## cordic
module cordic(
    input signed [29:0] i_angle,
    input i_clk,
    input i_rst,
    input i_start,
    output signed [29:0] o_sin,
    output signed [29:0] o_cos,
    output o_done
);
clock: 12.0 ns
lec_check: 0
cap_margin: 20
cell_pad_in_sites_global_placement: 1
core_aspect_ratio: 0.78
core_margin: 7
core_utilization: 58
cts_cluster_diameter: 225
cts_cluster_size: 88
max_routing_layer: met4
min_routing_layer: met2
place_density_lb_addon: 0.06
setup_slack_margin: 1.5
slew_margin: 25
tns_end_percent: 70
run.sh (not shown) runs the stock make flow with config.mk's settings and CLKGATE_MAP_FILE=.
The first run failed in global routing (5_1_grt) (GRT-0116).
Edit:
CELL_PAD_IN_SITES_DETAIL_PLACEMENT = 0   (was not set)
CELL_PAD_IN_SITES_GLOBAL_PLACEMENT = not set   (was 1)
CORE_ASPECT_RATIO = not set   (was 0.78)
CORE_MARGIN = 2   (was 7)
CTS_CLUSTER_DIAMETER = not set   (was 225)
CTS_CLUSTER_SIZE = 58   (was 88)
MIN_ROUTING_LAYER = not set   (was met2)
PLACE_DENSITY_LB_ADDON = not set   (was 0.06)
SETUP_SLACK_MARGIN = not set   (was 1.5)
SLEW_MARGIN = 20   (was 25)
TNS_END_PERCENT = 45   (was 70)
clock period = 6.64 ns   (was 12.0 ns; I/O delays follow)
The new run stopped in global routing (5_1_grt) with GRT-0232.
Synthesized cell count stays the same.
Area after synthesis is unchanged.
Die size falls by 7.7%.
Edit:
CORE_UTILIZATION = 57   (was 58)
PLACE_DENSITY_LB_ADDON = 0.17   (was not set)
SLEW_MARGIN = 0   (was 20)
TNS_END_PERCENT = not set   (was 45)
clock period = 7.31 ns   (was 6.64 ns; I/O delays follow)
After rerunning:
- With this change the flow ran to the end with violations: setup timing
- synthesized area stays the same
- die size increases by 1.7%
- synthesized cell count does not change
Edit:
CELL_PAD_IN_SITES_DETAIL_PLACEMENT = not set   (was 0)
CORE_UTILIZATION = 20   (was 57)
CTS_CLUSTER_SIZE = not set   (was 58)
MAX_ROUTING_LAYER = not set   (was met4)
PLACE_DENSITY_LB_ADDON = not set   (was 0.17)
SLEW_MARGIN = 20   (was 0)
clock period = 10.4 ns   (was 7.31 ns; I/O delays follow)
- With this change the flow finished clean
- power falls by about 40%
- critical path depth decreases by 1
- utilization is lower by 54 points
Edit:
ABC_AREA = 1   (was not set)
CORE_ASPECT_RATIO = 0.5   (was not set)
CORE_UTILIZATION = 72   (was 20)
CTS_CLUSTER_DIAMETER = 333   (was not set)
PLACE_DENSITY = 0.37   (was not set)
clock period = 5.68 ns   (was 10.4 ns; I/O delays follow)
The new run died in global routing (5_1_grt), error GRT-0232.
Die area shrinks by 69%.
Area after synthesis is higher by 10%.
Synthesized cell count increases by 45%.
Edit:
ABC_AREA = not set   (was 1)
CORE_ASPECT_RATIO = not set   (was 0.5)
CORE_UTILIZATION = 58   (was 72)
CTS_CLUSTER_DIAMETER = not set   (was 333)
PLACE_DENSITY = not set   (was 0.37)
clock period = 5.77 ns   (was 5.68 ns; I/O delays follow)
The changed run aborted during global routing (5_1_grt). Synthesized area came out lower by roughly a tenth. Synthesized cell count fell by a quarter to a third. Die area is higher by roughly a tenth.

* * *

before:
Starting RTL as in the previous note.
clock: 6.65 ns
lec_check: 0
cap_margin: 20
cell_pad_in_sites_detail_placement: 1
core_aspect_ratio: 1.98
core_margin: 7
core_utilization: 17
cts_cluster_diameter: 328
cts_cluster_size: 100
gpl_routability_driven: 0
max_routing_layer: met4
slew_margin: 20
tns_end_percent: 50
before never completed; the flow aborted with a tool error in 5_1_grt.
--- input diff before..after ---
- PLACE_DENSITY newly set to 0.67
- CORE_UTILIZATION changed from 17 to 70
- CAP_MARGIN changed from 20 to 35
- CTS_CLUSTER_SIZE removed (was 100)
- CTS_CLUSTER_DIAMETER removed (was 328)
- CELL_PAD_IN_SITES_DETAIL_PLACEMENT removed (was 1)
- TNS_END_PERCENT removed (was 50)
- CORE_MARGIN changed from 7 to 2
- CORE_ASPECT_RATIO removed (was 1.98)
- GPL_ROUTABILITY_DRIVEN removed (was 0)
- the clock period (ns, I/O delays scaled along) changed from 6.65 to 7.1
==> results <==
- after got as far as 5_1_grt, where a tool error ended the run.
- Taking before as the reference, in after synthesized-area fraction occupied by xor and xnor cells has remained practically unchanged; area of the die -76%; width of the die down 32%; floorplan net count shows no meaningful change; number of clock buffers inserted by TritonCTS rose by 24.

* * *

The RTL this note starts from:
==> flow/design.v <==
module cordic(
    input signed [29:0] i_angle,
    input i_clk,
    input i_rst,
    input i_start,
    output signed [29:0] o_sin,
    output signed [29:0] o_cos,
    output o_done
);
localparam WD_EXT = 28;
localparam WD_INT = 62;
localparam START_VAL = 64'h26dd3b6a10d79a00;
localparam max_i = 8'd62;
reg signed [WD_INT+1:0] x;
reg signed [WD_INT+1:0] y; 
reg signed [WD_INT+1:0] z; 
reg signed [WD_INT+1:0] angle;
reg done;
assign o_done = done;
assign o_sin = y[(WD_INT+1):(WD_INT-WD_EXT)];
assign o_cos = x[(WD_INT+1):(WD_INT-WD_EXT)];
reg [7:0] i;
reg [7:0] state;
localparam 
    s_rst = 8'b0,
    s_work = 8'b1;
wire [WD_INT+1:0] atan [WD_INT:0];
assign atan[0] = 	63'h3243f6a8885a3000;
assign atan[1] = 	63'h1dac670561bb4f00;
assign atan[2] = 	63'hfadbafc96406e80;
assign atan[3] = 	63'h7f56ea6ab0bdb80;
assign atan[4] = 	63'h3feab76e59fbd40;
assign atan[5] = 	63'h1ffd55bba976250;
assign atan[6] = 	63'hfffaaadddb94d8;
assign atan[7] = 	63'h7fff5556eeea5c;
assign atan[8] = 	63'h3fffeaaab7776e;
assign atan[9] = 	63'h1ffffd5555bbbc;
assign atan[10] = 	63'hfffffaaaaadde;
assign atan[11] = 	63'h7fffff555556e;
assign atan[12] = 	63'h3fffffeaaaaaa;
assign atan[13] = 	63'h1ffffffd55554;
assign atan[14] = 	63'hfffffffaaaaa;
assign atan[15] = 	63'h7fffffff5554;
assign atan[16] = 	63'h3fffffffeaaa;
assign atan[17] = 	63'h1ffffffffd54;
assign atan[18] = 	63'hfffffffffaa;
assign atan[19] = 	63'h7fffffffff4;
assign atan[20] = 	63'h3fffffffffe;
assign atan[21] = 	63'h1fffffffffe;
assign atan[22] = 	63'hfffffffffe;
assign atan[23] = 	63'h7ffffffffe;
assign atan[24] = 	63'h3ffffffffe;
assign atan[25] = 	63'h1ffffffffe;
assign atan[26] = 	63'hffffffffe;
assign atan[27] = 	63'h800000000;
assign atan[28] = 	63'h400000000;
assign atan[29] = 	63'h200000000;
assign atan[30] = 	63'h100000000;
assign atan[31] = 	63'h80000000;
assign atan[32] = 	63'h40000000;
assign atan[33] = 	63'h20000000;
assign atan[34] = 	63'h10000000;
assign atan[35] = 	63'h8000000;
assign atan[36] = 	63'h4000000;
assign atan[37] = 	63'h2000000;
assign atan[38] = 	63'h1000000;
assign atan[39] = 	63'h800000;
assign atan[40] = 	63'h400000;
assign atan[41] = 	63'h200000;
assign atan[42] = 	63'h100000;
assign atan[43] = 	63'h80000;
assign atan[44] = 	63'h40000;
assign atan[45] = 	63'h20000;
assign atan[46] = 	63'h10000;
assign atan[47] = 	63'h8000;
assign atan[48] = 	63'h4000;
assign atan[49] = 	63'h2000;
assign atan[50] = 	63'h1000;
assign atan[51] = 	63'h800;
assign atan[52] = 	63'h400;
assign atan[53] = 	63'h200;
assign atan[54] = 	63'h100;
assign atan[55] = 	63'h80;
assign atan[56] = 	63'h40;
assign atan[57] = 	63'h20;
assign atan[58] = 	63'h10;
assign atan[59] = 	63'h8;
assign atan[60] = 	63'h4;
assign atan[61] = 	63'h2;
assign atan[62] = 	63'h1;
always @(posedge i_clk) begin
    if(i_rst) begin
        x <= 0;
        y <= 0;
        done <= 0;
        i <= 0;
        state <= s_rst;
    end
    else begin
        case (state)
            s_rst: begin
                if(i_start) begin
                    angle <= i_angle <<< (WD_INT-WD_EXT);
                    state <= s_work;
                    i <= 0;
                    x <= START_VAL;
                    y <= 0;
                    z <= 0;
                    done <= 0;
                end
            end
            s_work: begin
                if (z<=angle) begin
                    z <= z + atan[i];
                    x <= x - (y>>>i);
                    y <= y + (x>>>i);
                end
                else begin
                    z <= z - atan[i];
                    x <= x + (y>>>i);
                    y <= y - (x>>>i);
                end
                i <= i+1;
                if(i == max_i) begin
                    done <= 1'b1;
                    state <= s_rst;
                end
            end
        endcase
    end
end
endmodule
clock: 5.3 ns
lec_check: 0
abc_area: 1
cap_margin: 20
core_aspect_ratio: 0.5
core_margin: 2
core_utilization: 72
cts_cluster_diameter: 366
cts_cluster_size: 96
setup_slack_margin: 0.8
slew_margin: 20
The starting point died in clock tree synthesis.
==> next run, changes <==
- ABC_AREA: 1 -> not set
- CORE_ASPECT_RATIO: 0.5 -> not set
- CORE_UTILIZATION: 72 -> 52
- CTS_CLUSTER_DIAMETER: 366 -> not set
- CTS_CLUSTER_SIZE: 96 -> 97
- SETUP_SLACK_MARGIN: 0.8 -> not set
- clock period: 5.3 -> 7.28 ns (I/O delays scaled with it)
Result: This time the run finished but fails on setup timing; synthesized cell count is lower by a quarter to a third; die area grows by a quarter to a third; synthesized area shrinks by roughly a tenth.
==> next run, changes <==
- CORE_MARGIN: 2 -> 5
- CORE_UTILIZATION: 52 -> 40
- CTS_CLUSTER_SIZE: 97 -> not set
- PLACE_DENSITY: not set -> 0.71
- SETUP_SLACK_MARGIN: not set -> 0.45
- clock period: 7.28 -> 11.0 ns (I/O delays scaled with it)
Now the flow completed without violations.
Global-route usage came out lower by 14 points.
Flip-flop count stays the same.
Setup slack gets better by 1.1 ns.
Design area went down by 19%.
==> next run, changes <==
- ABC_AREA: not set -> 1
- CORE_MARGIN: 5 -> 2
- CORE_UTILIZATION: 40 -> 72
- CTS_CLUSTER_DIAMETER: not set -> 333
- PLACE_DENSITY: 0.71 -> not set
- SETUP_SLACK_MARGIN: 0.45 -> not set
- clock period: 11.0 -> 7.28 ns (I/O delays scaled with it)
After rerunning: The new run finished but failed the layout checks on setup timing; design area is higher by a few percent; critical path depth is unchanged; worst setup slack loses 1.2 ns; global-route usage is higher by 19 points; routed wire length is lower by roughly a tenth; sequential power is higher by well over a third; total power is higher by well over a third; core utilization is higher by 32 points; count of clock-buffer cells in the layout is lower by 4; area after synthesis is higher by roughly a tenth.
==> next run, changes <==
- ABC_AREA: 1 -> not set
- CORE_UTILIZATION: 72 -> 40
- CTS_CLUSTER_DIAMETER: 333 -> not set
- clock period: 7.28 -> 11.0 ns (I/O delays scaled with it)
After rerunning:
- The changed run passed the timing, design-rule and antenna checks
- clock power falls by a quarter to a third
- cell area falls by a few percent
- via count falls by about a fifth
- global-route usage falls by 18 points
- wire length rises by roughly a tenth
- register-to-register slack gets better by 0.92 ns
- power falls by well over a third
- worst setup slack gets better by 0.92 ns
- flip-flop count does not change
- die size rises by well over a third
- clock-buffer cell count rises by 12
No activity file was given, so power comes from the tool's default toggle rates.
